==> job 6525: inputs <==
## BallCompetition
module BallCompetition(
    input	wire clk,					 
    input   wire rstn,					 
    input	wire	[3:0]  sw_in,  	 
    input   wire  [2:0]  key_in,		 
    output	wire	[1:0]  reg_ab,  	 
    output  wire  [7:0]  led_time,	 
    output  [8:0]  seg_led_1,			 
	 output  [8:0]  seg_led_2			 
);
clock: 4.42 ns
lec_check: 0
abc_area: 1
cap_margin: 40
core_margin: 2
core_utilization: 72
cts_cluster_diameter: 400
cts_cluster_size: 97
slew_margin: 20
run.sh (not shown) runs the stock make flow with config.mk's settings and CLKGATE_MAP_FILE=.
==> job 7927: changes against job 6525 <==
- ABC_AREA: 1 -> unset
- CAP_MARGIN: 40 -> 20
- CTS_CLUSTER_DIAMETER: 400 -> 103
- CTS_CLUSTER_SIZE: 97 -> 36
==> flow/constraint.sdc (replaced) <==
create_clock -name core_clock -period 6.7 [get_ports {clk}]
set_input_delay 1.3400 -clock core_clock [delete_from_list [all_inputs] [get_ports {clk}]]
set_output_delay 1.3400 -clock core_clock [all_outputs]
set_load 0.01 [all_outputs]
==> job 466: changes against job 6525 <==
- ABC_AREA: 1 -> unset
- CAP_MARGIN: 40 -> 20
- CORE_UTILIZATION: 72 -> 40
- CTS_CLUSTER_DIAMETER: 400 -> unset
- CTS_CLUSTER_SIZE: 97 -> unset
==> flow/constraint.sdc (replaced) <==
create_clock -name core_clock -period 10.5 [get_ports {clk}]
set_input_delay 2.1000 -clock core_clock [delete_from_list [all_inputs] [get_ports {clk}]]
set_output_delay 2.1000 -clock core_clock [all_outputs]
set_load 0.01 [all_outputs]
==> job 8141: changes against job 6525 <==
- ABC_AREA: 1 -> unset
- CAP_MARGIN: 40 -> 20
- CORE_UTILIZATION: 72 -> 64
- CTS_CLUSTER_DIAMETER: 400 -> unset
- CTS_CLUSTER_SIZE: 97 -> 99
==> flow/constraint.sdc (replaced) <==
create_clock -name core_clock -period 5.49 [get_ports {clk}]
set_input_delay 1.0980 -clock core_clock [delete_from_list [all_inputs] [get_ports {clk}]]
set_output_delay 1.0980 -clock core_clock [all_outputs]
set_load 0.01 [all_outputs]
==> notes <==
Job 466 completed with no timing, DRC or antenna violations. Job 7927 completed without violations. Job 8141 produced a clean layout. Job 6525 completed, yet does not pass: negative setup slack.
Critical path depth, highest first: job 6525, job 8141, job 466, job 7927.
Against job 7927, the sequential share of layout area of job 8141 is lower by 3.1 points.
In sequential cell count, job 6525 and job 8141 do not differ.
Global-route usage, highest first: job 6525, job 7927, job 8141, job 466.
The lowest combinational power belongs to job 466, the highest to job 6525.
Setup slack, highest first: job 466, job 7927, job 8141, job 6525.


==> inputs of run B <==
==> flow/design.v <==
`timescale 1ns / 1ps
module key_debounce #(  
   parameter	DELAY_TIME = 250_000  
)(
		input wire	clk,		
		input wire  rstn,
		input wire	key_in,		
		output reg 	press_on			
);
reg		key_in_r0;		
reg		key_in_r1;		
reg 		key_in_nedge;		
reg	[$clog2(DELAY_TIME)-1:0]delay_cnt;		
reg		delay_flag;		 
always @(posedge clk or negedge rstn)
begin
    if(rstn == 1'b0) begin
        key_in_r0 <= 1'b0	;	
        key_in_r1 <= 1'b0	;	
    end
    else begin
       key_in_r0 <= key_in;
	   key_in_r1 <= key_in_r0;
    end
end
always @(posedge clk or negedge rstn)
begin
    if(rstn == 1'b0) begin
        key_in_nedge <= 1'b0;               
    end
    else begin
        key_in_nedge <= ~key_in_r0 & key_in_r1;
    end 
end
always @(posedge clk or negedge rstn)
begin
    if(rstn == 1'b0) begin
        delay_cnt  <= 'd0;	
    end
    else begin
        if((delay_flag == 1) && (delay_cnt == DELAY_TIME - 1))
				delay_cnt <= 0;
        else if ((delay_flag == 1) && (delay_cnt < DELAY_TIME - 1))
            delay_cnt <= delay_cnt + 1;
        else  
				delay_cnt <= 0;
    end
end
always @(posedge clk or negedge rstn)
begin
    if(rstn == 1'b0) begin
	 delay_flag <= 1'b0;		 
    end
    else begin
        if(key_in_nedge) begin	 
				delay_flag <= 1'b1;	 
        end
        else if (delay_cnt == DELAY_TIME - 1) begin
            delay_flag <= 1'b0;
        end
        else
            delay_flag <= delay_flag;
    end
end
always @(posedge clk or negedge rstn)
begin
    if(rstn == 1'b0) begin
        press_on <= 1'b0;
    end
    else begin
        if((delay_cnt == DELAY_TIME - 1) && (delay_flag == 1'b1)) begin		 
		    press_on <= 1'b1;
        end
        else begin
            press_on <= 1'b0;
        end
    end
end
endmodule
`timescale 1ns / 1ps
module Display(
    input	wire	clk,   
    input   wire  rstn,
    input	wire	[3:0]  sw_in,  
    input   wire  [2:0]  press_on,
    output	wire	[1:0]  reg_ab, 
    output  wire  [7:0]  led_time,
    output	wire 	[3:0]  seg_data_1, 
	 output	wire 	[3:0]  seg_data_2 
    );
localparam COUNT_1S = 12048;  
localparam Quarter_Time = 60; 	 
localparam Quarter_Time_rest = 10;	 
wire clk1h;
reg [13:0] counter ; 
reg [13:0] Qcounter ;
reg [6:0] scorer_A ; 
reg [6:0] scorer_B ; 
reg [6:0] Quarter_Time_Down ;	 
reg [2:0] Quarter_Time_rest_Down ;  
reg [4:0] AttackT_A ; 
reg [4:0] AttackT_B; 
reg [1:0] reg_ab_reg;
reg [7:0] led_time_reg ;
reg [3:0] seg_data_1_reg;
reg [3:0] seg_data_2_reg;
reg [1:0] DownCNT;	 
reg [6:0] countA_1;	 
reg [6:0] countA_2;	 
reg [6:0] countA_3;	 
reg [6:0] countB_1;	 
reg [6:0] countB_2;	 
reg [6:0] countB_3;	 
always @(posedge clk or negedge rstn)
begin
    if(rstn == 1'b0) begin	 
       led_time_reg <= 8'b0000_0000; 
       Qcounter <= 'd0; 
	    Quarter_Time_Down <= Quarter_Time;	
		 Quarter_Time_rest_Down <= Quarter_Time_rest;
	    DownCNT <= 'd0;
    end
    else begin
        if(Qcounter == COUNT_1S - 1) begin  
            Qcounter <= 'd0;
				if(Quarter_Time_Down == 0) begin        
						if(DownCNT == 2'd3) begin
						   DownCNT <= 2'd3;
							Quarter_Time_Down <=  0;
							Quarter_Time_rest_Down <= 0;
							led_time_reg <= {led_time_reg[5:0],1'b1,1'b1}; 
						end
						else begin
							if(Quarter_Time_rest_Down == 0)begin
								DownCNT <= DownCNT + 1'b1;
								Quarter_Time_Down <=  Quarter_Time;
								Quarter_Time_rest_Down <= Quarter_Time_rest;
								led_time_reg <= {led_time_reg[5:0],1'b1,1'b1}; 
							end
							else begin
								Quarter_Time_rest_Down <= Quarter_Time_rest_Down -1'b1;
							end
						end
				 end
				 else begin
					 Quarter_Time_Down <= Quarter_Time_Down - 1'b1;
				 end
        end
        else begin
           Qcounter <= Qcounter + 1; 
        end 
    end
end 
always @(posedge clk or negedge rstn)
begin
    if(rstn == 1'b0) begin
        scorer_A <= 'd0; 
        scorer_B <= 'd0; 
		  countA_1 <= 'd0;countA_2 <= 'd0;countA_3 <= 'd0;
		  countB_1 <= 'd0;countB_2 <= 'd0;countB_3 <= 'd0;
	 end
    else begin
        case(sw_in[3:1])
            3'b011:begin  
              case(press_on)  
                3'b001: begin
                    scorer_A <= scorer_A + 1;
						  countA_1 <= countA_1 + 1;
                end 
                3'b010: begin
                    scorer_A <= scorer_A + 2;
						  countA_2 <= countA_2 + 1;
                end 
                3'b100: begin
                    scorer_A <= scorer_A + 3;
						  countA_3 <= countA_3 + 1;
					 end
                default:begin
                    scorer_A <= scorer_A; 
                end
              endcase  
            end
            3'b111:begin  
               case(press_on)
                3'b001: begin
                    scorer_B <= scorer_B + 1;
						  countB_1 <= countB_1 + 1;
                end 
                3'b010: begin
                    scorer_B <= scorer_B + 2;
						  countB_2 <= countB_2 + 1;
                end 
                3'b100: begin
                    scorer_B <= scorer_B + 3;
						  countB_3 <= countB_3 + 1;
                end
                default:begin
                    scorer_B <= scorer_B; 
                end
              endcase     
            end			 
            default:begin
                scorer_A <= scorer_A; 
                scorer_B <= scorer_B; 
            end
        endcase
    end
end
always @(posedge clk or negedge rstn)
begin
    if(rstn == 1'b0) begin
        AttackT_A <= 5'd24;
        AttackT_B <= 5'd24;
        counter <=  'd0;
    end
    else begin
        case(sw_in[3:1])
		3'b000:begin    
              if(sw_in[0] == 1'b1) begin 
                    if(counter == COUNT_1S - 1) begin  
                            counter <= 'd0;
									 if(AttackT_A == 0) begin  
                                AttackT_A <= 0 ;
                            end
                            else begin
                               AttackT_A <= AttackT_A - 1'b1;
                            end
                    end
                    else begin
                       counter <= counter + 1;
                    end
             end
             else begin   
                counter <= counter;
             end   
		end
		3'b001:begin  
              if(sw_in[0] == 1'b1) begin  
                    if(counter == COUNT_1S - 1) begin  
                            counter <= 'd0;
                            if(AttackT_B == 0) begin 
                                AttackT_B <= 0 ;
                            end
                            else begin
                               AttackT_B <= AttackT_B - 1'b1;
                            end
                    end
                    else begin
                       counter <= counter + 1;
                    end
             end
             else begin   
                counter <= counter;
             end
		end
		3'b011:begin  
           counter <=  counter;
           AttackT_A <= AttackT_A;
		     AttackT_B <= AttackT_B;
		end
		3'b111:begin  
		     counter <=  counter;
           AttackT_A <= AttackT_A;
		     AttackT_B <= AttackT_B;
		end	
		default:begin
            counter <=  'd0;
            AttackT_A <= 5'd24;
		      AttackT_B <= 5'd24;
	    end
	   endcase
    end
end
always @(posedge clk or negedge rstn)
begin
    if(rstn == 1'b0) begin
		  seg_data_1_reg <= 4'd16; 
        seg_data_2_reg <= 4'd16;
		  reg_ab_reg <= 2'b11;
    end
    else begin
        case(sw_in[3:1])
		3'b000:begin    
            seg_data_2_reg <= AttackT_A%10; 
            seg_data_1_reg <= AttackT_A/10; 
			reg_ab_reg <= 2'b10;
		end
		3'b001:begin  
            seg_data_2_reg <= AttackT_B%10;
            seg_data_1_reg <= AttackT_B/10;
			reg_ab_reg <= 2'b01;
		end
		3'b011:begin  
            seg_data_2_reg <= scorer_A%10;
            seg_data_1_reg <= scorer_A/10;
			reg_ab_reg <= 2'b10;
		end
		3'b111:begin  
				seg_data_2_reg <= scorer_B%10;
				seg_data_1_reg <= scorer_B/10;
		   reg_ab_reg <= 2'b01;
		end			 
		3'b110:begin   
				if(Quarter_Time_Down == 0)begin
					seg_data_2_reg <= Quarter_Time_rest_Down%10;
					seg_data_1_reg <= Quarter_Time_rest_Down/10;end
				else begin
					seg_data_2_reg <= Quarter_Time_Down%10;
					seg_data_1_reg <= Quarter_Time_Down/10;end
		    reg_ab_reg <= 2'b00;
		end
		3'b100:begin   
            if(scorer_A > scorer_B) begin
					seg_data_2_reg <= 4'd10;   
					seg_data_1_reg <= scorer_A-scorer_B;   
					reg_ab_reg <= 2'b10;
			   end
				else if(scorer_A < scorer_B) begin
					seg_data_2_reg <= 4'd11;   
					seg_data_1_reg <= scorer_B-scorer_A;   
					reg_ab_reg <= 2'b01;
			   end 
				else begin	 
					seg_data_2_reg <= 4'd00;  
					seg_data_1_reg <= 4'd00;   
					reg_ab_reg <= 2'b00;
				end
		end
	   3'b010:begin
		case(press_on)	 
				3'b001:begin
					seg_data_2_reg <= countA_1%10;
					seg_data_1_reg <= countA_1/10;end
				3'b010:begin
					seg_data_2_reg <= countA_2%10;
					seg_data_1_reg <= countA_2/10;end
				3'b100:begin
					seg_data_2_reg <= countA_3%10;
					seg_data_1_reg <= countA_3/10;end
				endcase
		end
		3'b101:begin
				case(press_on)
				3'b001:begin
					seg_data_2_reg <= countB_1%10;
					seg_data_1_reg <= countB_1/10;end
				3'b010:begin
					seg_data_2_reg <= countB_2%10;
					seg_data_1_reg <= countB_2/10;end
				3'b100:begin
					seg_data_2_reg <= countB_3%10;
					seg_data_1_reg <= countB_3/10;end
				endcase
		end
		default:begin  
			seg_data_2_reg <= 4'd16;
			seg_data_1_reg <= 4'd16;
			reg_ab_reg <= 2'b11;
	    end
	endcase
    end
end    
assign reg_ab = reg_ab_reg;  
assign led_time = led_time_reg;
assign seg_data_1 = seg_data_1_reg;
assign seg_data_2 = seg_data_2_reg;
endmodule
`timescale 1ns / 1ps
module segment(
    input  [3:0] seg_data_1,
    input  [3:0] seg_data_2,
    output [8:0] seg_led_1,
    output [8:0] seg_led_2
);
function [8:0] seg;
    input [3:0] d;
    begin
        case (d)
            4'd0:  seg = 9'h3f;
            4'd1:  seg = 9'h06;
            4'd2:  seg = 9'h5b;
            4'd3:  seg = 9'h4f;
            4'd4:  seg = 9'h66;
            4'd5:  seg = 9'h6d;
            4'd6:  seg = 9'h7d;
            4'd7:  seg = 9'h07;
            4'd8:  seg = 9'h7f;
            4'd9:  seg = 9'h6f;
            4'd10: seg = 9'h77;  
            4'd11: seg = 9'h7c;  
            4'd12: seg = 9'h39;
            4'd13: seg = 9'h5e;
            4'd14: seg = 9'h79;
            default: seg = 9'h71;
        endcase
    end
endfunction
assign seg_led_1 = seg(seg_data_1);
assign seg_led_2 = seg(seg_data_2);
endmodule
`timescale 1ns / 1ps
module BallCompetition(
    input	wire clk,					 
    input   wire rstn,					 
    input	wire	[3:0]  sw_in,  	 
    input   wire  [2:0]  key_in,		 
    output	wire	[1:0]  reg_ab,  	 
    output  wire  [7:0]  led_time,	 
    output  [8:0]  seg_led_1,			 
	 output  [8:0]  seg_led_2			 
);
	localparam DelayTime = 250;   
   wire [2:0]	press_on;				 
	wire [3:0] seg_data_1;				 
	wire [3:0] seg_data_2;				 
    key_debounce	 
    #(.DELAY_TIME  (DelayTime))  
    key0
    (
		.clk(clk),		            
      .rstn(rstn),
      .key_in(key_in[0]),		
      .press_on(press_on[0])	       
    );
    key_debounce
    #(.DELAY_TIME  (DelayTime))  
    key1
    (
      .clk(clk),		           
      .rstn(rstn),
      .key_in(key_in[1]),		
      .press_on(press_on[1])	       
    );
    key_debounce
    #(.DELAY_TIME  (DelayTime))  
    key2
    (
      .clk(clk),		            
      .rstn(rstn),
      .key_in(key_in[2]),		
      .press_on(press_on[2])	      
    ); 
    Display u_Display(
      .clk(clk),  
      .rstn(rstn),
      .sw_in(sw_in),  
      .press_on(press_on),
      .reg_ab(reg_ab), 
      .led_time(led_time),
      .seg_data_1(seg_data_1),  
      .seg_data_2(seg_data_2)      
    );
    segment u_segment(
   .seg_data_1  (seg_data_1),	
	.seg_data_2  (seg_data_2),		
	.seg_led_1   (seg_led_1),		
	.seg_led_2	 (seg_led_2)
    );
endmodule
==> flow/run.sh <==
#!/bin/bash
# the make line also repeats each setting of config.mk as NAME=value (left out here)
make -C /OpenROAD-flow-scripts/flow DESIGN_CONFIG=/design/flow/config.mk WORK_HOME=/design/flow/orfs CLKGATE_MAP_FILE= finish
==> flow/config.mk <==
export PLATFORM = sky130hd
export DESIGN_NAME = BallCompetition
export DESIGN_NICKNAME = BallCompetition
export VERILOG_FILES = /design/flow/design.v
export SDC_FILE = /design/flow/constraint.sdc
export NUM_CORES = 4
export LEC_CHECK = 0
export ABC_AREA = 1
export CAP_MARGIN = 20
export CORE_ASPECT_RATIO = 1.08
export CORE_MARGIN = 2
export CORE_UTILIZATION = 72
export CTS_CLUSTER_DIAMETER = 393
export CTS_CLUSTER_SIZE = 15
export MAX_ROUTING_LAYER = met5
export PLACE_DENSITY_LB_ADDON = 0.24
export SETUP_SLACK_MARGIN = -0.15
export SLEW_MARGIN = 20
export TNS_END_PERCENT = 30
==> flow/constraint.sdc <==
create_clock -name core_clock -period 4.45 [get_ports {clk}]
set_input_delay 0.8900 -clock core_clock [delete_from_list [all_inputs] [get_ports {clk}]]
set_output_delay 0.8900 -clock core_clock [all_outputs]
set_load 0.01 [all_outputs]
==> run M (differences from run B) <==
==> flow/config.mk (replaced) <==
export PLATFORM = sky130hd
export DESIGN_NAME = BallCompetition
export DESIGN_NICKNAME = BallCompetition
export VERILOG_FILES = /design/flow/design.v
export SDC_FILE = /design/flow/constraint.sdc
export NUM_CORES = 4
export LEC_CHECK = 0
export CAP_MARGIN = 20
export CORE_MARGIN = 2
export CORE_UTILIZATION = 27
export SLEW_MARGIN = 20
==> flow/constraint.sdc (replaced) <==
create_clock -name core_clock -period 7.86 [get_ports {clk}]
set_input_delay 1.5720 -clock core_clock [delete_from_list [all_inputs] [get_ports {clk}]]
set_output_delay 1.5720 -clock core_clock [all_outputs]
set_load 0.01 [all_outputs]
==> run G (differences from run B) <==
==> flow/config.mk (replaced) <==
export PLATFORM = sky130hd
export DESIGN_NAME = BallCompetition
export DESIGN_NICKNAME = BallCompetition
export VERILOG_FILES = /design/flow/design.v
export SDC_FILE = /design/flow/constraint.sdc
export NUM_CORES = 4
export LEC_CHECK = 0
export ABC_AREA = 1
export CAP_MARGIN = 20
export CORE_MARGIN = 2
export CORE_UTILIZATION = 72
export CTS_CLUSTER_DIAMETER = 103
export CTS_CLUSTER_SIZE = 99
export SLEW_MARGIN = 20
==> flow/constraint.sdc (replaced) <==
create_clock -name core_clock -period 6.37 [get_ports {clk}]
set_input_delay 1.2740 -clock core_clock [delete_from_list [all_inputs] [get_ports {clk}]]
set_output_delay 1.2740 -clock core_clock [all_outputs]
set_load 0.01 [all_outputs]
==> flow_metrics.tcl <==
# place-and-route summary
set metrics [dict create \
    num-multi-input-gates 994 \
    m1WireLength_um 14000 \
    gp_routability_congestion 0.983 \
    layout.cell_area.non_filler_um2 12500 \
    setup_slack_ns 0.800 \
    hold_slack_ns 0.380 \
    run_status "complete, no violations" \
]
Source of the figures above: run M

==> flow_metrics.tcl <==
# place-and-route summary
set metrics [dict create \
    run_status "complete, no violations" \
    yosysWarnings 7 \
    worstSetupStartpointType "input port" \
    finClkSkew_ns 0.00865 \
    hold_slack_ns 0.392 \
    m1WireLength_um 11600 \
    ys_top_cells_by_count "362 x nand2_1, 220 x inv_1, 148 x dfrtp_1" \
    setup_total_negative_slack_ns 0 \
    gp_routability_congestion 1.02 \
    met2_usage 0.619 \
    setup_slack_ns 0.524 \
    cts_root_buf "clkbuf_16" \
    sh_comb_area 0.499 \
]
Source of the figures above: run G

==> flow_metrics.tcl <==
# place-and-route summary
set metrics [dict create \
    setup_slack_ns -0.133 \
    m1WireLength_um 12900 \
    failed_layout_checks "setup timing" \
    dr_wl_met3_um 3090 \
    run_status "complete, but fails checks" \
    setup-violations-final 3 \
    cts_buffers 17 \
    floorplan.die.width_um 124 \
    num-multi-input-gates 1102 \
    layout.cell_area.non_filler_um2 13800 \
    grt_use_met1 0.479 \
    hold_slack_ns 0.392 \
    internal-power_mw 3.10 \
]
Source of the figures above: run B

Power figures rest on the tool's default switching activity, not on a simulated workload.
